==> design/flow/design.v <==
module calc_mvd_cost (
    input                       ap_clk,
    input                       ap_rst,
    input                       ap_start,
    input                       ap_ce,
    output logic                ap_done,
    output logic                ap_ready,
    output logic                ap_idle,
    input        [31:0]         x,
    input        [31:0]         y,
    input        [31:0]         mv_shift,
    input        [15:0]         mv_cand_0,
    input        [15:0]         mv_cand_1,
    input        [15:0]         mv_cand_2,
    input        [15:0]         mv_cand_3,
    output logic [63:0]         bitcost,
    output logic                bitcost_ap_vld,
    input        [63:0]         lambda_sqrt_integer_int64,
    input        [63:0]         lambda_sqrt_decimal_int64,
    output logic [63:0]         mvd_cost_int64,
    output logic                mvd_cost_int64_ap_vld
);
    localparam LAMBDA_DECIMAL_SHIFT_BITS = 14;
    localparam CTX_FRAC_BITS = 15;
    logic [31:0] x_shifted, y_shifted;
    logic [63:0] lambda_sqrt_integer_reg, lambda_sqrt_decimal_reg;
    logic [63:0] lambda_sqrt_integer_s2, lambda_sqrt_decimal_s2;
    logic [63:0] lambda_sqrt_integer_s3, lambda_sqrt_decimal_s3;
    logic [15:0] mv_cand_reg[4];
    logic [3:0] pipeline_valid;
    logic same_cand;
    logic [63:0] cand1_cost, cand2_cost;
    logic [63:0] selected_cost;
    logic [63:0] bitcost_s3;
    logic [63:0] cost_mult_lambda_int;
    logic [63:0] cost_mult_lambda_dec;
    logic ap_idle_r;
    logic ap_done_r;
    always_ff @(posedge ap_clk or posedge ap_rst) begin
        if (ap_rst) begin
            ap_idle_r <= 1'b1;
            ap_done_r <= 1'b0;
            x_shifted <= 32'b0;
            y_shifted <= 32'b0;
            lambda_sqrt_integer_reg <= 64'b0;
            lambda_sqrt_decimal_reg <= 64'b0;
            mv_cand_reg[0] <= 16'b0;
            mv_cand_reg[1] <= 16'b0;
            mv_cand_reg[2] <= 16'b0;
            mv_cand_reg[3] <= 16'b0;
            pipeline_valid[0] <= 1'b0;
            same_cand <= 1'b0;
            cand1_cost <= 64'b0;
            cand2_cost <= 64'b0;
            lambda_sqrt_integer_s2 <= 64'b0;
            lambda_sqrt_decimal_s2 <= 64'b0;
            pipeline_valid[1] <= 1'b0;
            selected_cost <= 0;
            lambda_sqrt_integer_s3 <= 64'b0;
            lambda_sqrt_decimal_s3 <= 64'b0;
            pipeline_valid[2] <= 1'b0;
            bitcost_s3 <= 64'b0;
            cost_mult_lambda_int <= 64'b0;
            cost_mult_lambda_dec <= 64'b0;
            pipeline_valid[3] <= 1'b0;
            bitcost <= 64'b0;
            bitcost_ap_vld <= 1'b0;
            mvd_cost_int64 <= 64'b0;
            mvd_cost_int64_ap_vld <= 1'b0;
        end
        else if (ap_ce) begin
            ap_idle_r <= ap_idle;
            ap_done_r <= ap_done;
            if (ap_start) begin
                x_shifted <= x << mv_shift;
                y_shifted <= y << mv_shift;
                lambda_sqrt_integer_reg <= lambda_sqrt_integer_int64;
                lambda_sqrt_decimal_reg <= lambda_sqrt_decimal_int64;
                mv_cand_reg[0] <= mv_cand_0;
                mv_cand_reg[1] <= mv_cand_1;
                mv_cand_reg[2] <= mv_cand_2;
                mv_cand_reg[3] <= mv_cand_3;
                pipeline_valid[0] <= 1'b1;
            end
            else begin
                pipeline_valid[0] <= 1'b0;
            end
            pipeline_valid[1] <= pipeline_valid[0];
            lambda_sqrt_integer_s2 <= lambda_sqrt_integer_reg;
            lambda_sqrt_decimal_s2 <= lambda_sqrt_decimal_reg;
                same_cand <= (mv_cand_reg[0] == mv_cand_reg[2]) && (mv_cand_reg[1] == mv_cand_reg[3]);
                cand1_cost <= get_mvd_coding_cost(
                    $signed(x_shifted) - $signed(mv_cand_reg[0]),
                    $signed(y_shifted) - $signed(mv_cand_reg[1])
                );
                cand2_cost <= get_mvd_coding_cost(
                    $signed(x_shifted) - $signed(mv_cand_reg[2]),
                    $signed(y_shifted) - $signed(mv_cand_reg[3])
                );
            pipeline_valid[2] <= pipeline_valid[1];
            lambda_sqrt_integer_s3 <= lambda_sqrt_integer_s2;
            lambda_sqrt_decimal_s3 <= lambda_sqrt_decimal_s2;
                if (same_cand) begin
                    selected_cost <= cand1_cost;
                end
                else begin
                    selected_cost <= (cand2_cost < cand1_cost) ? cand2_cost : cand1_cost;
                end
            pipeline_valid[3] <= pipeline_valid[2];
                bitcost_s3 <= selected_cost;
                cost_mult_lambda_int <= selected_cost * lambda_sqrt_integer_s3;
                cost_mult_lambda_dec <= selected_cost * lambda_sqrt_decimal_s3;
            bitcost_ap_vld <= pipeline_valid[3];
            mvd_cost_int64_ap_vld <= pipeline_valid[3];
                bitcost <= bitcost_s3;
                mvd_cost_int64 <= cost_mult_lambda_int + (cost_mult_lambda_dec >> LAMBDA_DECIMAL_SHIFT_BITS);
        end
    end
    assign ap_ready = 1'b1;
    assign ap_done  = mvd_cost_int64_ap_vld;
    always_comb begin
        ap_idle = ap_idle_r;
        if (ap_start && ap_ce) begin
            ap_idle = 0;
        end
        else if (ap_done_r && ap_ce) begin
            ap_idle = 1;
        end
    end
    function automatic logic [63:0] get_mvd_coding_cost(input logic signed [31:0] mvd_hor, input logic signed [31:0] mvd_ver);
        logic [63:0] bitcost_temp;
        logic [63:0] x_abs, y_abs;
        logic [63:0] Q;
        logic [63:0] a, b;
        bitcost_temp = 64'd4 << CTX_FRAC_BITS;
        x_abs = (mvd_hor < 0) ? -mvd_hor : mvd_hor;
        y_abs = (mvd_ver < 0) ? -mvd_ver : mvd_ver;
        Q = 64'd1 << CTX_FRAC_BITS;
        bitcost_temp += (x_abs == 1) ? Q : 64'b0;
        bitcost_temp += (y_abs == 1) ? Q : 64'b0;
        a = get_ep_ex_golomb_bitcost_withpow(x_abs);
        b = get_ep_ex_golomb_bitcost_withpow(y_abs);
        get_mvd_coding_cost = ((a + b + bitcost_temp) >> CTX_FRAC_BITS) << 34;
    endfunction
    function automatic logic [63:0] get_ep_ex_golomb_bitcost_withpow(input logic [63:0] symbol);
        if (symbol >= 32768)
            get_ep_ex_golomb_bitcost_withpow = 64'd983040;
        else if (symbol >= 16384)
            get_ep_ex_golomb_bitcost_withpow = 64'd917504;
        else if (symbol >= 8192)
            get_ep_ex_golomb_bitcost_withpow = 64'd851968;
        else if (symbol >= 4096)
            get_ep_ex_golomb_bitcost_withpow = 64'd786432;
        else if (symbol >= 2048)
            get_ep_ex_golomb_bitcost_withpow = 64'd720896;
        else if (symbol >= 1024)
            get_ep_ex_golomb_bitcost_withpow = 64'd655360;
        else if (symbol >= 512)
            get_ep_ex_golomb_bitcost_withpow = 64'd589824;
        else if (symbol >= 256)
            get_ep_ex_golomb_bitcost_withpow = 64'd524288;
        else if (symbol >= 128)
            get_ep_ex_golomb_bitcost_withpow = 64'd458752;
        else if (symbol >= 64)
            get_ep_ex_golomb_bitcost_withpow = 64'd393216;
        else if (symbol >= 32)
            get_ep_ex_golomb_bitcost_withpow = 64'd327680;
        else if (symbol >= 16)
            get_ep_ex_golomb_bitcost_withpow = 64'd262144;
        else if (symbol >= 8)
            get_ep_ex_golomb_bitcost_withpow = 64'd196608;
        else if (symbol >= 4)
            get_ep_ex_golomb_bitcost_withpow = 64'd131072;
        else if (symbol >= 2)
            get_ep_ex_golomb_bitcost_withpow = 64'd65536;
        else
            get_ep_ex_golomb_bitcost_withpow = 64'd0;
    endfunction
endmodule
==> design/flow/run.sh <==
#!/bin/bash
# the make line also repeats each setting of config.mk as NAME=value (left out here)
make -C /OpenROAD-flow-scripts/flow DESIGN_CONFIG=/design/flow/config.mk WORK_HOME=/design/flow/orfs CLKGATE_MAP_FILE= finish
==> design/flow/config.mk <==
export PLATFORM = sky130hd
export DESIGN_NAME = calc_mvd_cost
export DESIGN_NICKNAME = calc_mvd_cost
export VERILOG_FILES = /design/flow/design.v
export SDC_FILE = /design/flow/constraint.sdc
export NUM_CORES = 4
export LEC_CHECK = 0
export CAP_MARGIN = 0
export CELL_PAD_IN_SITES_DETAIL_PLACEMENT = 2
export CORE_MARGIN = 2
export CORE_UTILIZATION = 32
export CTS_CLUSTER_SIZE = 12
export GPL_ROUTABILITY_DRIVEN = 0
export PLACE_DENSITY_LB_ADDON = 0.06
export SLEW_MARGIN = 20
==> design/flow/constraint.sdc <==
create_clock -name core_clock -period 10.0 [get_ports {ap_clk}]
set_input_delay 2.0000 -clock core_clock [delete_from_list [all_inputs] [get_ports {ap_clk}]]
set_output_delay 2.0000 -clock core_clock [all_outputs]
set_load 0.01 [all_outputs]
==> Implementation_results.wiki, run 1 <==
== Implementation results ==
{| class="wikitable"
! Metric !! Value
|-
| Status || finished clean
|-
| Total I/O pin count || 425
|-
| Arrival time of data at the critical path endpoint || 9090 ps
|-
| Comb area leader || adder cells
|-
| Most frequent cell after synthesis || ha_1
|-
| Final setup fails || 0
|-
| Die x size || 401.5 um
|-
| Largest type area fraction || 0.2247
|-
| Vias in the first global route || 45,932
|-
| Min Hold Slack || 496.3 ps
|-
| Detailed-routing iteration count for the pre-antenna-repair pass || 5
|-
| Synthesized area divided by synthesized cell count || 9.120 um^2
|-
| Setup Fix Bufs, Post-CTS || 0
|-
| Primary FF master, synth || dfrtp_1
|-
| Worst path depth || 27
|-
| Relative contribution of the clock network to total power || 0.138
|-
| Drt drc || 0
|-
| Clk pin slew, worst setup/hold paths || 60 ps
|-
| Hold endpoint || lambda_sqrt_decimal_s2[19]
|-
| # clock sinks || 455
|-
| Layout overhead on the synthesized area || 13.10%
|-
| EDFF count, synth || 0
|-
| Final Hold Vio Count || 0
|-
| Number of warnings printed during yosys synthesis || 2
|-
| Startpoint of the most critical setup path || selected_cost[38]
|-
| DPL Wire Length || 134,500 um
|-
| Routed wire length per instance || 21.22 um
|-
| Static Leakage || 26.39 nW
|-
| Beginning of the worst hold path || lambda_sqrt_decimal_reg[19]
|-
| Portion of total power attributed to sequential cells || 0.176
|-
| Total die size || 0.1612 mm^2
|-
| Number of synthesized register bits || 455
|-
| Total core area || 0.1566 mm^2
|-
| Worst supply voltage drop on vdd || 0.0001808 V
|-
| Group drawing the most power || combinational logic
|-
| Number of buffers inserted during clock tree synthesis || 58
|-
| Count of unique library cells instantiated by Yosys || 103
|-
| Aggregate negative setup slack || 0 ps
|-
| Sum of buffers and inverters on the critical path || 2
|-
| Bufs on Longest Clock Path || 3
|-
| Number of standard cells reported by yosys || 5,545
|-
| Async set-or-reset flop fraction in the synthesized netlist || 1.000
|-
| Chip height || 401.5 um
|-
| Worst relative slew slack || 0.2334
|-
| Post-synthesis cell type with the largest combined area || dfrtp_1
|-
| Post-DR vias/cell || 5.290
|-
| Power share of the combinational group || 0.686
|-
| Cts hold-fix bufs || 0
|-
| Final ANT Viol Nets || 0
|-
| Synthesized netlist cell count || 5,545
|-
| Area fraction in and, or, nand and nor cells after synthesis || 0.1525
|-
| Vias || 41,370
|-
| Global routing usage summed across all routing layers || 0.2057
|-
| Worst-case clock skew || 25.74 ps
|-
| Worst setup path category || flop to flop
|-
| FP Core Util || 0.3230
|-
| Switching fraction of total power || 0.4670
|-
| Wire length of the first global-routing pass || 265,900 um
|-
| Delay of the slowest cell on the worst path || 960 ps
|-
| Reg-to-Reg Start || selected_cost[38]
|-
| Power in combinational cells || 10.9 mW
|-
| Insertion Delay late pin || 680 ps
|-
| Root buffer selected by CTS || clkbuf_16
|-
| Flip-flop and latch power || 2.79 mW
|-
| Count of pins over their slew limit || 0
|-
| Yosys xor share || 0.04486
|-
| Maximum level of the CTS H-tree || 2
|-
| Worst-path cell with the longest stage delay || dfrtp_2
|-
| Fraction of the cycle the final worst path needs || 0.8536
|-
| Setup repair after global routing missed its margin || no
|-
| Startpoint type of the worst setup path || flop
|-
| Post-Route WL || 165,900 um
|-
| Iter 0 DRT Violations || 1,558
|-
| Length in cells of the worst reg-to-reg path || 27
|-
| Port buffer count || 278
|-
| Number of antenna violations at the first check in global routing || 4
|-
| Tightest Pin Transition || 1146 ps
|-
| Most frequent cells after synthesis || ha_1 (619), inv_1 (599), nand2_1 (458), dfrtp_1 (454), mux2_2 (355)
|-
| Worst hold path stage count || 1
|-
| Kind of end point of the critical path || flop
|-
| Biggest area contributors in the synthesized netlist || dfrtp_1 (22%), ha_1 (15%), fa_1 (9.3%)
|-
| Syn Std Cell Area || 0.05057 mm^2
|-
| Std cell rows || 145
|-
| Largest delay contributor family on the critical path || adder cells
|-
| Pin count of the biggest net entering global routing || 133
|-
| Tightest Hold Check Type || flop to flop
|-
| Adder and majority cell fraction of the synthesized area || 0.2462
|-
| Number of nets in the layout || 6,858
|-
| Final total power || 15.92 mW
|-
| Count of max-cap constraint violations || 0
|-
| CTS resizes || 0
|-
| Worst reg-to-reg setup slack || 1460 ps
|-
| Critical register-to-register path endpoint || cost_mult_lambda_int[63]
|-
| Max FO, Critical Path || 30
|-
| Required time of the worst setup path || 10,550 ps
|-
| Power density over cell area || 278.3 mW/mm^2
|-
| Number of warnings in the stage logs || 105
|-
| Post-synthesis chip area from yosys || 0.05057 mm^2
|-
| Aoi/oai-family share of the synthesized area || 0.1436
|-
| Pint || 8.483 mW
|-
| Switching power summed over all nets || 7.432 mW
|-
| Cell mode on critical path || ha_1
|-
| Setup crit end || cost_mult_lambda_int[63]
|-
| CTS tree || yes
|-
| Highest attainable clock frequency || 117.2 MHz
|-
| Clock net power || 2.20 mW
|-
| Overall overflow remaining after global route || 0
|-
| Sequential share of the synthesized area || 0.2252
|-
| Final critical path time including I/O delays and setup || 8536 ps
|-
| Multiplexer fraction of the synthesized cell area || 0.1154
|}
==> metrics by stage <==
stage	utilization	worst slack (ps)	instance area [um^2]	std cells
global route	0.3653	921.7	57190	7819
floorplan	-	1846	50860	5621
detailed placement	0.3525	1410	55190	7710
CTS	0.3653	1330	57190	7819
finish	0.3653	1464	57190	7821
global placement	0.3525	1487	55190	7710
==> cell type report <==
cell class                      instances  area (um^2)
Antenna cell                            2        5.005
Clock buffer                           79         1650
Clock inverter                         30        344.1
Fill cell                           17222        99380
Inverter                              599         2252
Multi-Input combinational cell       4274        35830
Sequential cell                       455        11400
Tap cell                             2058         2575
Timing Repair Buffer                  324         3143
==> layer usage <==
metal,up-vias,global-route usage,part of all wire
met5,-,0,0.000072
met4,2,0.04714,0.023
met3,152,0.01844,0.023
met2,473,0.3654,0.49
met1,21117,0.2687,0.46
li1,19626,-,-
==> run 2: changes to the inputs <==
CAP_MARGIN = 20   (was 0)
CELL_PAD_IN_SITES_DETAIL_PLACEMENT = default   (was 2)
CORE_ASPECT_RATIO = 1.17   (was default)
CORE_UTILIZATION = 70   (was 32)
CTS_CLUSTER_DIAMETER = 32   (was default)
CTS_CLUSTER_SIZE = 36   (was 12)
GPL_ROUTABILITY_DRIVEN = 1   (was 0)
GPL_TIMING_DRIVEN = 1   (was default)
HOLD_SLACK_MARGIN = -0.1   (was default)
PLACE_DENSITY = 0.71   (was default)
PLACE_DENSITY_LB_ADDON = default   (was 0.06)
SETUP_SLACK_MARGIN = 0.76   (was default)
SLEW_MARGIN = 15   (was 20)
clock period = 7.77 ns   (was 10.0 ns; I/O delays follow)
==> run 2 against run 1 <==
Against the previous run:
- now fails the layout checks on max-capacitance violations, max-slew violations, negative setup slack
- count of clock-buffer cells in the layout grew 9
- die size down 54%
- sequential power increased by 31%
==> Implementation_results.wiki, run 2 <==
== Implementation results ==
{| class="wikitable"
! Metric !! Value
|-
| Most frequent cells after synthesis || ha_1 (619), inv_1 (599), nand2_1 (458), dfrtp_1 (454), mux2_2 (355) (unchanged)
|-
| Power in combinational cells || 19.8 mW (was 10.9 mW)
|-
| Setup repair after global routing missed its margin || yes (was no)
|-
| Beginning of the worst hold path || mvd_cost_int64[47] (was lambda_sqrt_decimal_reg[19])
|-
| Fraction of the cycle the final worst path needs || 1.095 (was 0.8536)
|-
| Final ANT Viol Nets || 0 (unchanged)
|-
| Total die size || 0.07442 mm^2 (was 0.1612 mm^2)
|-
| Maximum level of the CTS H-tree || 3 (was 2)
|-
| Worst reg-to-reg setup slack || -740 ps (was 1460 ps)
|-
| Adder and majority cell fraction of the synthesized area || 0.2462 (unchanged)
|-
| Length in cells of the worst reg-to-reg path || 26 (was 27)
|-
| Pint || 14.01 mW (was 8.483 mW)
|-
| Count of pins over their slew limit || 2 (was 0)
|-
| Chip height || 294.7 um (was 401.5 um)
|-
| Tightest Pin Transition || 1587 ps (was 1146 ps)
|-
| Worst-case clock skew || 40.85 ps (was 25.74 ps)
|-
| Switching power summed over all nets || 13.07 mW (was 7.432 mW)
|-
| Largest type area fraction || 0.2247 (unchanged)
|-
| Worst hold path stage count || 2 (was 1)
|-
| DPL Wire Length || 104,600 um (was 134,500 um)
|-
| Pin count of the biggest net entering global routing || 124 (was 133)
|-
| Count of max-cap constraint violations || 1 (was 0)
|-
| Root buffer selected by CTS || clkbuf_16 (unchanged)
|-
| Worst setup margin || -737.3 ps (was 1464 ps)
|-
| Most frequent cell after synthesis || ha_1 (unchanged)
|-
| Startpoint type of the worst setup path || flop (unchanged)
|-
| Final total power || 27.09 mW (was 15.92 mW)
|-
| Number of warnings printed during yosys synthesis || 2 (unchanged)
|-
| Bufs on Longest Clock Path || 3 (unchanged)
|-
| Sum of buffers and inverters on the critical path || 8 (was 2)
|-
| Async set-or-reset flop fraction in the synthesized netlist || 1.000 (unchanged)
|-
| Insertion Delay late pin || 700 ps (was 680 ps)
|-
| Sequential share of the synthesized area || 0.2252 (unchanged)
|-
| Primary FF master, synth || dfrtp_1 (unchanged)
|-
| Reg-to-Reg Start || selected_cost[36] (was selected_cost[38])
|-
| Synthesized area divided by synthesized cell count || 9.120 um^2 (unchanged)
|-
| Placer congestion estimate || 0.9815
|-
| Number of standard cells reported by yosys || 5,545 (unchanged)
|-
| Flip-flop and latch power || 3.66 mW (was 2.79 mW)
|-
| Comb area leader || adder cells (unchanged)
|-
| Number of antenna violations at the first check in global routing || 11 (was 4)
|-
| Port buffer count || 278 (unchanged)
|-
| Min Hold Slack || 487.4 ps (was 496.3 ps)
|-
| Die x size || 252.5 um (was 401.5 um)
|-
| Post-synthesis chip area from yosys || 0.05057 mm^2 (unchanged)
|-
| Startpoint of the most critical setup path || selected_cost[36] (was selected_cost[38])
|-
| Static Leakage || 27.51 nW (was 26.39 nW)
|-
| Yosys xor share || 0.04486 (unchanged)
|-
| Number of buffers inserted during clock tree synthesis || 78 (was 58)
|-
| Group drawing the most power || combinational logic (unchanged)
|-
| Number of nets in the layout || 7,002 (was 6,858)
|-
| Setup crit end || cost_mult_lambda_dec[56] (was cost_mult_lambda_int[63])
|-
| Delay of the slowest cell on the worst path || 1200 ps (was 960 ps)
|-
| Switching fraction of total power || 0.4826 (was 0.4670)
|-
| Wire length of the first global-routing pass || 234,200 um (was 265,900 um)
|-
| Count of unique library cells instantiated by Yosys || 103 (unchanged)
|-
| Power share of the combinational group || 0.731 (was 0.686)
|-
| Total core area || 0.07149 mm^2 (was 0.1566 mm^2)
|-
| Required time of the worst setup path || 8340 ps (was 10,550 ps)
|-
| Worst path depth || 26 (was 27)
|-
| Detailed-routing iteration count for the pre-antenna-repair pass || 9 (was 5)
|-
| Aoi/oai-family share of the synthesized area || 0.1436 (unchanged)
|-
| Critical register-to-register path endpoint || cost_mult_lambda_dec[56] (was cost_mult_lambda_int[63])
|-
| Largest delay contributor family on the critical path || adder cells (unchanged)
|-
| Total I/O pin count || 425 (unchanged)
|-
| Area fraction in and, or, nand and nor cells after synthesis || 0.1525 (unchanged)
|-
| Biggest area contributors in the synthesized netlist || dfrtp_1 (22%), ha_1 (15%), fa_1 (9.3%) (unchanged)
|-
| CTS tree || yes (unchanged)
|-
| Vias || 46,058 (was 41,370)
|-
| Worst relative slew slack || -0.06922 (was 0.2334)
|-
| # clock sinks || 455 (unchanged)
|-
| FP Core Util || 0.7074 (was 0.3230)
|-
| Clk pin slew, worst setup/hold paths || 60 ps (about the same)
|-
| Multiplexer fraction of the synthesized cell area || 0.1154 (unchanged)
|-
| Global routing usage summed across all routing layers || 0.3975 (was 0.2057)
|-
| Final Hold Vio Count || 0 (unchanged)
|-
| Syn Std Cell Area || 0.05057 mm^2 (unchanged)
|-
| Final setup fails || 1 (was 0)
|-
| Arrival time of data at the critical path endpoint || 9080 ps (was 9090 ps)
|-
| Cell mode on critical path || ha_1 (unchanged)
|-
| Worst supply voltage drop on vdd || 0.0006208 V (was 0.0001808 V)
|-
| EDFF count, synth || 0 (unchanged)
|-
| Max FO, Critical Path || 14 (was 30)
|-
| Number of synthesized register bits || 455 (unchanged)
|-
| Hold endpoint || mvd_cost_int64[47] (was lambda_sqrt_decimal_s2[19])
|-
| Post-DR vias/cell || 6.730 (was 5.290)
|-
| Drt drc || 0 (unchanged)
|-
| Layout overhead on the synthesized area || 17.68% (was 13.10%)
|-
| Cts hold-fix bufs || 0 (unchanged)
|-
| Kind of end point of the critical path || flop (unchanged)
|-
| Layout checks that failed || max-capacitance violations, max-slew violations, negative setup slack
|-
| Relative contribution of the clock network to total power || 0.134 (was 0.138)
|-
| Highest attainable clock frequency || 117.5 MHz (was 117.2 MHz)
|-
| Post-Route WL || 170,200 um (was 165,900 um)
|-
| Worst-path cell with the longest stage delay || o21ai_0 (was dfrtp_2)
|-
| Vias in the first global route || 44,313 (was 45,932)
|-
| Final critical path time including I/O delays and setup || 8507 ps (was 8536 ps)
|-
| Power density over cell area || 455.1 mW/mm^2 (was 278.3 mW/mm^2)
|-
| Number of warnings in the stage logs || 111 (was 105)
|-
| Tightest Hold Check Type || flop to flop (unchanged)
|-
| Overall overflow remaining after global route || 0 (unchanged)
|-
| Status || complete, but fails checks (was finished clean)
|-
| Iter 0 DRT Violations || 4,182 (was 1,558)
|-
| Synthesized netlist cell count || 5,545 (unchanged)
|-
| Post-synthesis cell type with the largest combined area || dfrtp_1 (unchanged)
|-
| Portion of total power attributed to sequential cells || 0.135 (was 0.176)
|-
| Clock net power || 3.63 mW (was 2.20 mW)
|-
| Routed wire length per instance || 24.87 um (was 21.22 um)
|-
| Std cell rows || 106 (was 145)
|-
| Worst setup path category || flop to flop (unchanged)
|}
==> run 2: final cells by class <==
| type | count | area (um^2) |
|---|---|---|
| flip-flops and latches | 455 | 11410 |
| inverters | 599 | 2270 |
| clock buffers | 88 | 2069 |
| multi-input cells | 4274 | 37540 |
| repair buffers | 448 | 4387 |
| clock inverters | 57 | 668.1 |
| fillers | 3870 | 11980 |
| well taps | 918 | 1149 |
| diodes | 5 | 12.51 |
==> run 2: stage by stage <==
| stage | TNS [ps] | setup slack, ps | util | std cells | area, um^2 |
|---|---|---|---|---|---|
| detailed placement | 0 | 103.2 | 0.7556 | 6594 | 54010 |
| global placement | 0 | 269.8 | 0.7556 | 6594 | 54010 |
| CTS | 0 | 721.5 | 0.8104 | 6788 | 57940 |
| global route | -718.0 | -718.0 | 0.8323 | 6839 | 59500 |
| finish | -737.3 | -737.3 | 0.8325 | 6844 | 59510 |
| floorplan | 0 | 61.76 | - | 5621 | 50970 |
==> run 2: repair_timing <==
action | CTS | global route
gates cloned | 0 | 1
setup buffers | 49 | 49
endpoints found under the setup margin | 24 | 27
resized | 115 | 244
pin swaps | 60 | 152
==> run 2: layer usage <==
layer  vias to the layer above  GRT usage  wire length [um]
met5                         -          0               140
li1                      19992          -                 -
met4                        14     0.2758             16260
met3                      1116    0.05705             16350
met2                      2991     0.6825             78850
met1                     21945     0.4579             58630
==> run 3: changes to the inputs <==
CORE_ASPECT_RATIO = default   (was 1.17)
CORE_UTILIZATION = 68   (was 70)
CTS_CLUSTER_DIAMETER = default   (was 32)
CTS_CLUSTER_SIZE = 51   (was 36)
GPL_ROUTABILITY_DRIVEN = default   (was 1)
GPL_TIMING_DRIVEN = default   (was 1)
HOLD_SLACK_MARGIN = default   (was -0.1)
PLACE_DENSITY = default   (was 0.71)
SETUP_SLACK_MARGIN = -0.39   (was 0.76)
SLEW_MARGIN = 20   (was 15)
clock period = 6.56 ns   (was 7.77 ns; I/O delays follow)
==> run 3 against run 2 <==
Against the previous run:
- fails the layout checks on negative setup slack
- final area is 2.1% higher
- critical path depth is 5 higher
- sequential share of layout area down 0.40 points
- count of clock-buffer cells in the layout down 21
==> Implementation_results.wiki, run 3 <==
== Implementation results ==
{| class="wikitable"
! Metric !! Value
|-
| Power density over cell area || 526.6 mW/mm^2 (was 455.1 mW/mm^2)
|-
| Most frequent cell after synthesis || ha_1 (unchanged)
|-
| Final setup fails || 29 (was 1)
|-
| EDFF count, synth || 0 (unchanged)
|-
| Worst setup margin || -827.4 ps (was -737.3 ps)
|-
| Layout overhead on the synthesized area || 20.13% (was 17.68%)
|-
| Largest type area fraction || 0.2247 (unchanged)
|-
| Power in combinational cells || 24.5 mW (was 19.8 mW)
|-
| Post-route cell area || 0.06075 mm^2 (was 0.05951 mm^2)
|-
| Post-synthesis chip area from yosys || 0.05057 mm^2 (unchanged)
|-
| Worst relative slew slack || 0.2829 (was -0.06922)
|-
| Number of synthesized register bits || 455 (unchanged)
|-
| Startpoint type of the worst setup path || flop (unchanged)
|-
| Status || complete, but fails checks (unchanged)
|-
| Layout checks that failed || negative setup slack (was max-capacitance violations, max-slew violations, negative setup slack)
|-
| Biggest area contributors in the synthesized netlist || dfrtp_1 (22%), ha_1 (15%), fa_1 (9.3%) (unchanged)
|-
| Highest attainable clock frequency || 135.4 MHz (was 117.5 MHz)
|-
| Iter 0 DRT Violations || 3,979 (was 4,182)
|-
| Clk pin slew, worst setup/hold paths || 70 ps (was 60 ps)
|-
| Worst reg-to-reg setup slack || -830 ps (was -740 ps)
|-
| Tightest Hold Check Type || flop to flop (unchanged)
|-
| Insertion Delay late pin || 630 ps (was 700 ps)
|-
| Vias in the first global route || 45,259 (was 44,313)
|-
| Worst-case clock skew || 23.78 ps (was 40.85 ps)
|-
| Total I/O pin count || 425 (unchanged)
|-
| Synthesized netlist cell count || 5,545 (unchanged)
|-
| Std cell rows || 99 (was 106)
|-
| Final Hold Vio Count || 0 (unchanged)
|-
| Switching fraction of total power || 0.4661 (was 0.4826)
|-
| Placer congestion estimate || 0.9895 (was 0.9815)
|-
| Met1 usage in global routing || 0.4775 (was 0.4579)
|-
| Cell mode on critical path || ha_4 (was ha_1)
|-
| Number of standard cells reported by yosys || 5,545 (unchanged)
|-
| Number of antenna violations at the first check in global routing || 7 (was 11)
|-
| Drt drc || 0 (unchanged)
|-
| Beginning of the worst hold path || lambda_sqrt_integer_reg[19] (was mvd_cost_int64[47])
|-
| Wire length of the first global-routing pass || 239,500 um (was 234,200 um)
|-
| Critical register-to-register path endpoint || cost_mult_lambda_dec[63] (was cost_mult_lambda_dec[56])
|-
| Reg-to-Reg Start || selected_cost[39] (was selected_cost[36])
|-
| Routed wire length per instance || 22.85 um (was 24.87 um)
|-
| Sequential share of the synthesized area || 0.2252 (unchanged)
|-
| Sum of buffers and inverters on the critical path || 7 (was 8)
|-
| Post-synthesis cell type with the largest combined area || dfrtp_1 (unchanged)
|-
| Met2 demand-to-capacity share in global routing || 0.6637 (was 0.6825)
|-
| Bufs on Longest Clock Path || 3 (unchanged)
|-
| Switching power summed over all nets || 14.91 mW (was 13.07 mW)
|-
| Pin count of the biggest net entering global routing || 123 (was 124)
|-
| Detailed-routing iteration count for the pre-antenna-repair pass || 8 (was 9)
|-
| Arrival time of data at the critical path endpoint || 7860 ps (was 9080 ps)
|-
| Count of unique library cells instantiated by Yosys || 103 (unchanged)
|-
| Total die size || 0.07657 mm^2 (was 0.07442 mm^2)
|-
| Startpoint of the most critical setup path || selected_cost[39] (was selected_cost[36])
|-
| DPL Wire Length || 111,200 um (was 104,600 um)
|-
| Total core area || 0.07333 mm^2 (was 0.07149 mm^2)
|-
| Number of buffers inserted during clock tree synthesis || 51 (was 78)
|-
| Tightest Pin Transition || 1069 ps (was 1587 ps)
|-
| Portion of total power attributed to sequential cells || 0.131 (was 0.135)
|-
| Setup crit end || cost_mult_lambda_dec[63] (was cost_mult_lambda_dec[56])
|-
| Kind of end point of the critical path || flop (unchanged)
|-
| Syn Std Cell Area || 0.05057 mm^2 (unchanged)
|-
| Largest delay contributor family on the critical path || adder cells (unchanged)
|-
| FP Core Util || 0.6896 (was 0.7074)
|-
| Placed Area || 0.05713 mm^2 (was 0.05401 mm^2)
|-
| Power share of the combinational group || 0.767 (was 0.731)
|-
| Post-DR vias/cell || 6.419 (was 6.730)
|-
| Aoi/oai-family share of the synthesized area || 0.1436 (unchanged)
|-
| # clock sinks || 455 (unchanged)
|-
| Length in cells of the worst reg-to-reg path || 31 (was 26)
|-
| Worst supply voltage drop on vdd || 0.0006804 V (was 0.0006208 V)
|-
| Final total power || 31.99 mW (was 27.09 mW)
|-
| Number of warnings printed during yosys synthesis || 2 (unchanged)
|-
| Flip-flop and latch power || 4.20 mW (was 3.66 mW)
|-
| Yosys xor share || 0.04486 (unchanged)
|-
| Multiplexer fraction of the synthesized cell area || 0.1154 (unchanged)
|-
| Share of the core filled with cells in the final layout || 0.8285 (was 0.8325)
|-
| Vias || 46,099 (was 46,058)
|-
| Port buffer count || 278 (unchanged)
|-
| CTS tree || yes (unchanged)
|-
| Top Usage Layer GRT || met2 (unchanged)
|-
| Primary FF master, synth || dfrtp_1 (unchanged)
|-
| Pint || 17.08 mW (was 14.01 mW)
|-
| GR Layer Usage met3 || 0.05745 (was 0.05705)
|-
| Fraction of the cycle the final worst path needs || 1.126 (was 1.095)
|-
| Number of warnings in the stage logs || 116 (was 111)
|-
| Delay of the slowest cell on the worst path || 640 ps (was 1200 ps)
|-
| Required time of the worst setup path || 7030 ps (was 8340 ps)
|-
| Worst-path cell with the longest stage delay || fa_2 (was o21ai_0)
|-
| Final critical path time including I/O delays and setup || 7387 ps (was 8507 ps)
|-
| Final ANT Viol Nets || 0 (unchanged)
|-
| Comb area leader || adder cells (unchanged)
|-
| Relative contribution of the clock network to total power || 0.102 (was 0.134)
|-
| Overall overflow remaining after global route || 0 (unchanged)
|-
| Group drawing the most power || combinational logic (unchanged)
|-
| Global routing usage summed across all routing layers || 0.3872 (was 0.3975)
|-
| Setup repair after global routing missed its margin || yes (unchanged)
|-
| Chip height || 276.7 um (was 294.7 um)
|-
| Async set-or-reset flop fraction in the synthesized netlist || 1.000 (unchanged)
|-
| Die x size || 276.7 um (was 252.5 um)
|-
| Adder and majority cell fraction of the synthesized area || 0.2462 (unchanged)
|-
| Max FO, Critical Path || 6 (was 14)
|-
| Hold endpoint || lambda_sqrt_integer_s2[19] (was mvd_cost_int64[47])
|-
| Worst path depth || 31 (was 26)
|-
| Area fraction in and, or, nand and nor cells after synthesis || 0.1525 (unchanged)
|-
| Maximum level of the CTS H-tree || 2 (was 3)
|-
| Clock net power || 3.25 mW (was 3.63 mW)
|-
| Static Leakage || 28.79 nW (was 27.51 nW)
|-
| Most frequent cells after synthesis || ha_1 (619), inv_1 (599), nand2_1 (458), dfrtp_1 (454), mux2_2 (355) (unchanged)
|-
| Count of max-cap constraint violations || 0 (was 1)
|-
| Count of pins over their slew limit || 0 (was 2)
|-
| Post-Route WL || 164,100 um (was 170,200 um)
|-
| Worst setup path category || flop to flop (unchanged)
|-
| Synthesized area divided by synthesized cell count || 9.120 um^2 (unchanged)
|-
| Worst hold path stage count || 1 (was 2)
|-
| Number of nets in the layout || 7,326 (was 7,002)
|-
| Root buffer selected by CTS || clkbuf_16 (unchanged)
|}
-- run 3: layer usage --
layer / vias to the layer above / wire, um
li1: 20591 / -
met1: 22080 / 61320
met2: 2573 / 76820
met3: 843 / 13740
met4: 12 / 12130
met5: - / 84
-- run 3: repair_timing --
item                       CTS  global route
cloned                       0             2
setup endpoints to repair   14            25
setup buffers               53            36
hold buffers                 0             0
gates resized               94           147
pin swaps                   71           108
-- run 3: area by class of cell --
| type | count | area, um^2 |
|---|---|---|
| antenna | 1 | 2.502 |
| clock buffer | 67 | 1459 |
| tap | 959 | 1200 |
| sequential | 455 | 11400 |
| multi-input combinational | 4274 | 37040 |
| inverter | 599 | 2252 |
| timing repair buffer | 799 | 6988 |
| fill | 4155 | 12580 |
| clock inverter | 28 | 406.6 |
-- run 3: stage by stage --
stage | cells | hold slack (ps) | TNS (ps) | setup slack [ps]
3_3_place_gp | 7024 | 474.4 | -7970 | -691.6
3_5_place_dp | 7024 | 483.2 | -10800 | -880.5
2_1_floorplan | 5621 | 457.0 | -414410 | -906.2
4_1_cts | 7154 | 502.2 | -6374 | -474.8
5_1_grt | 7181 | 519.2 | -18030 | -900.8
6_report | 7182 | 501.7 | -13060 | -827.4
Power is estimated from default activity; no workload was simulated.
